job 101:
// scr_search
module scr_search(clk,rst,start,R_fixed,angle1,adder,error,X,Y,done
    );
wire [13:0] R_LUT[255:0];
wire [13:0] tan_LUT[255:0];
wire [3:0] adder_LUT[255:0];
wire [13:0] sind_LUT[19:0];
assign sind_LUT[0]=14'b00000001001001;
assign sind_LUT[1]=14'b00000001010000;
assign sind_LUT[2]=14'b00000001011000;
assign sind_LUT[3]=14'b00000001011111;
assign sind_LUT[4]=14'b00000001100110;
assign sind_LUT[5]=14'b00000001101110;
assign sind_LUT[6]=14'b00000001110101;
assign sind_LUT[7]=14'b00000001111100;
assign sind_LUT[8]=14'b00000010000100;
assign sind_LUT[9]=14'b00000010001011;
assign sind_LUT[10]=14'b00000010010010;
assign sind_LUT[11]=14'b00000010011010;
assign sind_LUT[12]=14'b00000010100001;
assign sind_LUT[13]=14'b00000010101000;
assign sind_LUT[14]=14'b00000010110000;
assign sind_LUT[15]=14'b00000010110111;
assign sind_LUT[16]=14'b00000010111110;
assign sind_LUT[17]=14'b00000011000110;
assign sind_LUT[18]=14'b00000011001101;
assign sind_LUT[19]=14'b00000011010100;
assign R_LUT[0]=14'b000000000000000;
assign R_LUT[1]=14'b000000010000000;
assign R_LUT[2]=14'b000000100000000;
assign R_LUT[3]=14'b000000110000000;
assign R_LUT[4]=14'b000001000000000;
assign R_LUT[5]=14'b000001010000000;
assign R_LUT[6]=14'b000001100000000;
assign R_LUT[7]=14'b000001110000000;
assign R_LUT[8]=14'b000010000000000;
assign R_LUT[9]=14'b000010010000000;
assign R_LUT[10]=14'b00010100000000;
assign R_LUT[11]=14'b00010110000000;
assign R_LUT[12]=14'b00011000000000;
assign R_LUT[13]=14'b00011010000000;
assign R_LUT[14]=14'b00011100000000;
assign R_LUT[15]=14'b00011110000000;
assign R_LUT[16]=14'b00000010000000;
assign R_LUT[17]=14'b00000010110101;
assign R_LUT[18]=14'b00000100011110;
  ...
Size in the first run: roughly 1800 cells after synthesis, roughly 49 I/O pins, about 0.012 mm2 of cells after synthesis.
make LEC_CHECK=0 CAP_MARGIN=20 CELL_PAD_IN_SITES_DETAIL_PLACEMENT=0 CELL_PAD_IN_SITES_GLOBAL_PLACEMENT=2 CORE_ASPECT_RATIO=1.8 CORE_MARGIN=2 CORE_UTILIZATION=32 GPL_ROUTABILITY_DRIVEN=0 MAX_ROUTING_LAYER=met5 PLACE_DENSITY_LB_ADDON=0.04 SETUP_SLACK_MARGIN=0.17 SLEW_MARGIN=0 finish   # period 6.58 ns
run.sh (not shown) runs the stock make flow with config.mk's settings and CLKGATE_MAP_FILE=.
Job 101 did not finish; the tool stopped in global routing with error GRT-0116.
--- input diff job 101..job 102 ---
- CELL_PAD_IN_SITES_GLOBAL_PLACEMENT changed from 2 to 1
- CORE_ASPECT_RATIO changed from 1.8 to 0.72
- CORE_UTILIZATION changed from 32 to 40
[summary]
Job 102 | ERROR | global routing. Re synthesized cell count: no difference whatsoever between job 102 and job 101. Comparing job 101 with job 102, the area share of fa/ha/maj cells after synthesis came out essentially unchanged. Going from job 101 to job 102, post-CTS setup buffer count grew by more than 10%. What job 102 reported for die size has to be multiplied by 1.2 to get the figure for job 101. On die height: between job 102 and job 101, it ends up higher for job 101. Re number of buffers added to fix hold violations after cts: no difference whatsoever between job 101 and job 102. NOTE floorplan core area job 101->job 102 decreased by more than 10%. Comparing job 102 against job 101, there is no change at all in simple-gate share of the synthesized area. Summary of job 102 over job 101: total of cells resized after clock tree synthesis went up 11; number of placement rows went down 42; floorplan die width went up 60 um.

* * *

scr_search again, from the RTL that the note above started with.
Settings: LEC_CHECK=0, CAP_MARGIN=20, CELL_PAD_IN_SITES_DETAIL_PLACEMENT=0, CELL_PAD_IN_SITES_GLOBAL_PLACEMENT=0, CORE_ASPECT_RATIO=0.72, CORE_MARGIN=2, CORE_UTILIZATION=65, GPL_ROUTABILITY_DRIVEN=1, MAX_ROUTING_LAYER=met5, PLACE_DENSITY_LB_ADDON=0.04, SETUP_SLACK_MARGIN=0.17, SLEW_MARGIN=0; clock period 9.79 ns.
The baseline did not get past global routing (5_1_grt) on GRT-0116.
Change:
Settings changed: CORE_UTILIZATION 65 to 72, CTS_CLUSTER_DIAMETER set to 43, CTS_CLUSTER_SIZE set to 37, GPL_TIMING_DRIVEN set to 0, MAX_ROUTING_LAYER met5 to met4, SETUP_SLACK_MARGIN 0.17 to 1.11.
Clock period 9.79 ns to 9.86 ns, I/O delays scaled along.
Outcome: The new run failed in global routing (5_1_grt). Synthesized cell count does not change. Synthesized area stays the same. Die area falls by 9.4%.
Change:
Settings changed: CORE_ASPECT_RATIO 0.72 to 1.68, CORE_UTILIZATION 72 to 36, CTS_CLUSTER_DIAMETER 43 to unset, CTS_CLUSTER_SIZE 37 to unset, GPL_ROUTABILITY_DRIVEN 1 to 0, GPL_TIMING_DRIVEN 0 to unset, MAX_ROUTING_LAYER met4 to met5, PLACE_DENSITY_LB_ADDON 0.04 to unset, SETUP_SLACK_MARGIN 1.11 to 0.17, TNS_END_PERCENT set to 5.
Clock period 9.86 ns to 6.58 ns, I/O delays scaled along.
The changed run never finished: it broke off in global routing (5_1_grt).
Synthesized area is unchanged.
Synthesized cell count does not change.
Die size went up by well over a third.

* * *

scr_search again, from the RTL that the note above started with.
## scr_search
module scr_search(clk,rst,start,R_fixed,angle1,adder,error,X,Y,done
    );
clock: 12.0 ns
lec_check: 0
cap_margin: 5
cell_pad_in_sites_detail_placement: 2
cell_pad_in_sites_global_placement: 1
core_aspect_ratio: 1.37
core_margin: 2
core_utilization: 40
gpl_timing_driven: 1
max_routing_layer: met4
place_density: 0.75
setup_slack_margin: -0.83
slew_margin: 0
tns_end_percent: 45
The first run ended with an error in global routing.
Next try:
- ABC_AREA: not set -> 1
- CAP_MARGIN: 5 -> 20
- CELL_PAD_IN_SITES_DETAIL_PLACEMENT: 2 -> not set
- CORE_ASPECT_RATIO: 1.37 -> not set
- CORE_UTILIZATION: 40 -> 18
- CTS_CLUSTER_DIAMETER: not set -> 282
- CTS_CLUSTER_SIZE: not set -> 98
- GPL_TIMING_DRIVEN: 1 -> not set
- MAX_ROUTING_LAYER: met4 -> not set
- PLACE_DENSITY: 0.75 -> not set
- PLACE_DENSITY_LB_ADDON: not set -> 0.3
- SETUP_SLACK_MARGIN: -0.83 -> not set
- SLEW_MARGIN: 0 -> 20
- TNS_END_PERCENT: 45 -> 10
After rerunning:
- The new run finished clean
- die size is higher by 110%
- area after synthesis is lower by 3.8%
- synthesized cell count is higher by 21%
Next try:
- ABC_AREA: 1 -> not set
- CELL_PAD_IN_SITES_GLOBAL_PLACEMENT: 1 -> not set
- CORE_UTILIZATION: 18 -> 58
- CTS_CLUSTER_DIAMETER: 282 -> not set
- CTS_CLUSTER_SIZE: 98 -> not set
- PLACE_DENSITY_LB_ADDON: 0.3 -> not set
- TNS_END_PERCENT: 10 -> not set
- clock period: 12.0 -> 8.11 ns (I/O delays scaled with it)
Outcome: With this change the flow aborted during global routing with GRT-0116; synthesized area rose by 4.0%; synthesized cell count is lower by 17%; die size shrinks by 67%.
Next try:
- CORE_UTILIZATION: 58 -> 55
- SETUP_SLACK_MARGIN: not set -> -0.11
- clock period: 8.11 -> 6.3 ns (I/O delays scaled with it)
Outcome: The changed run never finished: it broke off in global routing with GRT-0116; synthesized area does not change; die size climbs by 5.3%; synthesized cell count does not change.
Next try:
- CORE_UTILIZATION: 55 -> 25
- PLACE_DENSITY: not set -> 0.45
- SETUP_SLACK_MARGIN: -0.11 -> not set
- clock period: 6.3 -> 15.6 ns (I/O delays scaled with it)
Now the flow completed with no timing, DRC or antenna violations.
Area after synthesis stays the same.
Die size went up by 120%.
Synthesized cell count is unchanged.
Next try:
- CORE_UTILIZATION: 25 -> 27
- clock period: 15.6 -> 11.3 ns (I/O delays scaled with it)
Result: Clock skew is about the same; global-route usage rose by 4.6 points; critical path depth is unchanged; worst setup slack degrades by 3.9 ns; fmax rose by 3.3%; wire length rose by 5.6%; cell area rose by 2.8%.

* * *

scr_search again, from the RTL that the note above started with.
make LEC_CHECK=0 CAP_MARGIN=20 CELL_PAD_IN_SITES_DETAIL_PLACEMENT=0 CELL_PAD_IN_SITES_GLOBAL_PLACEMENT=0 CORE_ASPECT_RATIO=1.68 CORE_MARGIN=2 CORE_UTILIZATION=30 GPL_ROUTABILITY_DRIVEN=1 GPL_TIMING_DRIVEN=0 MAX_ROUTING_LAYER=met5 PLACE_DENSITY_LB_ADDON=0.18 SETUP_SLACK_MARGIN=1.79 SLEW_MARGIN=0 TNS_END_PERCENT=5 finish   # period 6.58 ns
The starting point failed in global routing (5_1_grt).
Edit:
- CELL_PAD_IN_SITES_DETAIL_PLACEMENT: 0 -> default
- CELL_PAD_IN_SITES_GLOBAL_PLACEMENT: 0 -> default
- CORE_ASPECT_RATIO: 1.68 -> default
- CORE_UTILIZATION: 30 -> 58
- GPL_ROUTABILITY_DRIVEN: 1 -> default
- GPL_TIMING_DRIVEN: 0 -> default
- MAX_ROUTING_LAYER: met5 -> default
- PLACE_DENSITY: default -> 0.6
- PLACE_DENSITY_LB_ADDON: 0.18 -> default
- SETUP_SLACK_MARGIN: 1.79 -> default
- SLEW_MARGIN: 0 -> 20
- TNS_END_PERCENT: 5 -> default
- clock period: 6.58 -> 8.05 ns (I/O delays scaled with it)
Result: The changed run did not get past global routing (5_1_grt); die area came out lower by about 50%; synthesized cell count is unchanged; synthesized area does not change.

* * *

Setup of run a:
scr_search again, from the RTL that the note above started with.
make LEC_CHECK=0 CAP_MARGIN=20 CORE_MARGIN=2 CORE_UTILIZATION=62 CTS_CLUSTER_DIAMETER=398 CTS_CLUSTER_SIZE=98 PLACE_DENSITY=0.35 SLEW_MARGIN=20 finish   # period 5.77 ns
Run a failed in 4_1_cts with DPL-0038.
The following lists how run b was set up differently from run a:
- a change of PLACE_DENSITY from 0.35 to 0.39
- a change of CORE_UTILIZATION from 62 to 72
- an added TNS_END_PERCENT of 5
- a change of the clock period (ns, I/O delays scaled along) from 5.77 to 6.41
==> results <==
Tool error DPL-0038 stopped run b during 3_5_place_dp; no final results. Diff run b..run a | post-synthesis share of cell area spent on full adders, half adders and majority gates | unchanged. [diff] area enclosed by the die boundary, run b relative to run a: improvement. Synthesized cell count: run a vs run b identical. Changes observed in run b relative to run a: routability-driven placement congestion ratio +about 8%, average cell area after synthesis ~0 delta, core region area -about 13%. Number of rows in the core area, run a and run b, lower one = run b.

* * *

Starting RTL as in the previous note.
Settings: LEC_CHECK=0, CAP_MARGIN=20, CORE_MARGIN=2, CORE_UTILIZATION=48, HOLD_SLACK_MARGIN=0.29, SETUP_SLACK_MARGIN=1.82, SLEW_MARGIN=20; clock period 6.35 ns.
The baseline failed in 5_1_grt, error GRT-0116.
Then changed:
Settings changed: CORE_UTILIZATION 48 to 10, HOLD_SLACK_MARGIN 0.29 to not set, PLACE_DENSITY set to 0.45, SETUP_SLACK_MARGIN 1.82 to not set.
Clock period 6.35 ns to 15.7 ns, I/O delays scaled along.
Outcome: With this change the flow finished clean. Die area climbs to 4.7 times its value. Synthesized cell count does not change. Area after synthesis is unchanged.
Then changed:
Settings changed: CORE_UTILIZATION 10 to 48, SETUP_SLACK_MARGIN set to -0.58.
Clock period 15.7 ns to 6.35 ns, I/O delays scaled along.
Result:
- The new run did not get past 5_1_grt with GRT-0232
- die size is lower by well over a third
- area after synthesis is unchanged
- synthesized cell count is unchanged
Then changed:
Settings changed: ABC_AREA set to 1, CORE_UTILIZATION 48 to 44, SETUP_SLACK_MARGIN -0.58 to not set.
Clock period 6.35 ns to 8.24 ns, I/O delays scaled along.
=> This time the run completed without violations; synthesized cell count rises by 21%; die area rises by 4.8%; area after synthesis falls by 3.8%.
Then changed:
Settings changed: ABC_AREA 1 to not set, CORE_UTILIZATION 44 to 39, TNS_END_PERCENT set to 10.
Clock period 8.24 ns to 7.49 ns, I/O delays scaled along.
Effect:
- The new run finished but failed the layout checks on setup timing
- flip-flop count is unchanged
- global-route usage is higher by 0.30 points
- total power is higher by about 100%
- die area is higher by about 17%
Then changed:
Settings changed: ABC_AREA set to 1, CORE_UTILIZATION 39 to 64, TNS_END_PERCENT 10 to not set.
Clock period 7.49 ns to 2.63 ns, I/O delays scaled along.
Result:
- The changed run died in 3_5_place_dp with DPL-0038
- area after synthesis came out lower by 3.8%
- die size came out lower by 41%
- synthesized cell count came out higher by 21%

* * *

scr_search again, from the RTL that the note above started with.
## scr_search
module scr_search(clk,rst,start,R_fixed,angle1,adder,error,X,Y,done
    );
wire [13:0] R_LUT[255:0];
wire [13:0] tan_LUT[255:0];
wire [3:0] adder_LUT[255:0];
wire [13:0] sind_LUT[19:0];
assign sind_LUT[0]=14'b00000001001001;
assign sind_LUT[1]=14'b00000001010000;
assign sind_LUT[2]=14'b00000001011000;
assign sind_LUT[3]=14'b00000001011111;
assign sind_LUT[4]=14'b00000001100110;
assign sind_LUT[5]=14'b00000001101110;
assign sind_LUT[6]=14'b00000001110101;
assign sind_LUT[7]=14'b00000001111100;
assign sind_LUT[8]=14'b00000010000100;
assign sind_LUT[9]=14'b00000010001011;
assign sind_LUT[10]=14'b00000010010010;
assign sind_LUT[11]=14'b00000010011010;
assign sind_LUT[12]=14'b00000010100001;
assign sind_LUT[13]=14'b00000010101000;
assign sind_LUT[14]=14'b00000010110000;
assign sind_LUT[15]=14'b00000010110111;
assign sind_LUT[16]=14'b00000010111110;
assign sind_LUT[17]=14'b00000011000110;
assign sind_LUT[18]=14'b00000011001101;
assign sind_LUT[19]=14'b00000011010100;
assign R_LUT[0]=14'b000000000000000;
assign R_LUT[1]=14'b000000010000000;
assign R_LUT[2]=14'b000000100000000;
assign R_LUT[3]=14'b000000110000000;
assign R_LUT[4]=14'b000001000000000;
assign R_LUT[5]=14'b000001010000000;
assign R_LUT[6]=14'b000001100000000;
assign R_LUT[7]=14'b000001110000000;
assign R_LUT[8]=14'b000010000000000;
assign R_LUT[9]=14'b000010010000000;
assign R_LUT[10]=14'b00010100000000;
assign R_LUT[11]=14'b00010110000000;
assign R_LUT[12]=14'b00011000000000;
assign R_LUT[13]=14'b00011010000000;
assign R_LUT[14]=14'b00011100000000;
assign R_LUT[15]=14'b00011110000000;
assign R_LUT[16]=14'b00000010000000;
assign R_LUT[17]=14'b00000010110101;
assign R_LUT[18]=14'b00000100011110;
assign R_LUT[19]=14'b00000110010100;
assign R_LUT[20]=14'b00001000001111;
assign R_LUT[21]=14'b00001010001100;
assign R_LUT[22]=14'b00001100001010;
assign R_LUT[23]=14'b00001110001001;
assign R_LUT[24]=14'b00010000000111;
assign R_LUT[25]=14'b00010010000111;
assign R_LUT[26]=14'b00010100000110;
assign R_LUT[27]=14'b00010110000101;
assign R_LUT[28]=14'b00011000000101;
assign R_LUT[29]=14'b00011010000100;
assign R_LUT[30]=14'b00011100000100;
assign R_LUT[31]=14'b00011110000100;
  ...
export LEC_CHECK = 0
export ABC_AREA = 1
export CAP_MARGIN = 20
export CORE_ASPECT_RATIO = 0.5
export CORE_MARGIN = 2
export CORE_UTILIZATION = 68
export CTS_CLUSTER_DIAMETER = 398
export CTS_CLUSTER_SIZE = 98
export PLACE_DENSITY = 0.35
export SETUP_SLACK_MARGIN = 0.93
export SLEW_MARGIN = 20
export TNS_END_PERCENT = 5
create_clock -name core_clock -period 5.77 [get_ports {clk}]
The first run died in detailed placement (3_5_place_dp) with DPL-0038.
==> next run, changes <==
- ABC_AREA: 1 -> default
- CORE_ASPECT_RATIO: 0.5 -> default
- CORE_UTILIZATION: 68 -> 58
- CTS_CLUSTER_DIAMETER: 398 -> default
- CTS_CLUSTER_SIZE: 98 -> default
- PLACE_DENSITY: 0.35 -> default
- SETUP_SLACK_MARGIN: 0.93 -> default
- TNS_END_PERCENT: 5 -> default
- clock period: 5.77 -> 8.15 ns (I/O delays scaled with it)
What happened: Now the flow never finished: it broke off in global routing (5_1_grt) (GRT-0116); die size goes up by 21%; synthesized area goes up by 4.0%; synthesized cell count goes down by 17%.
Power and IR drop assume default switching activity.
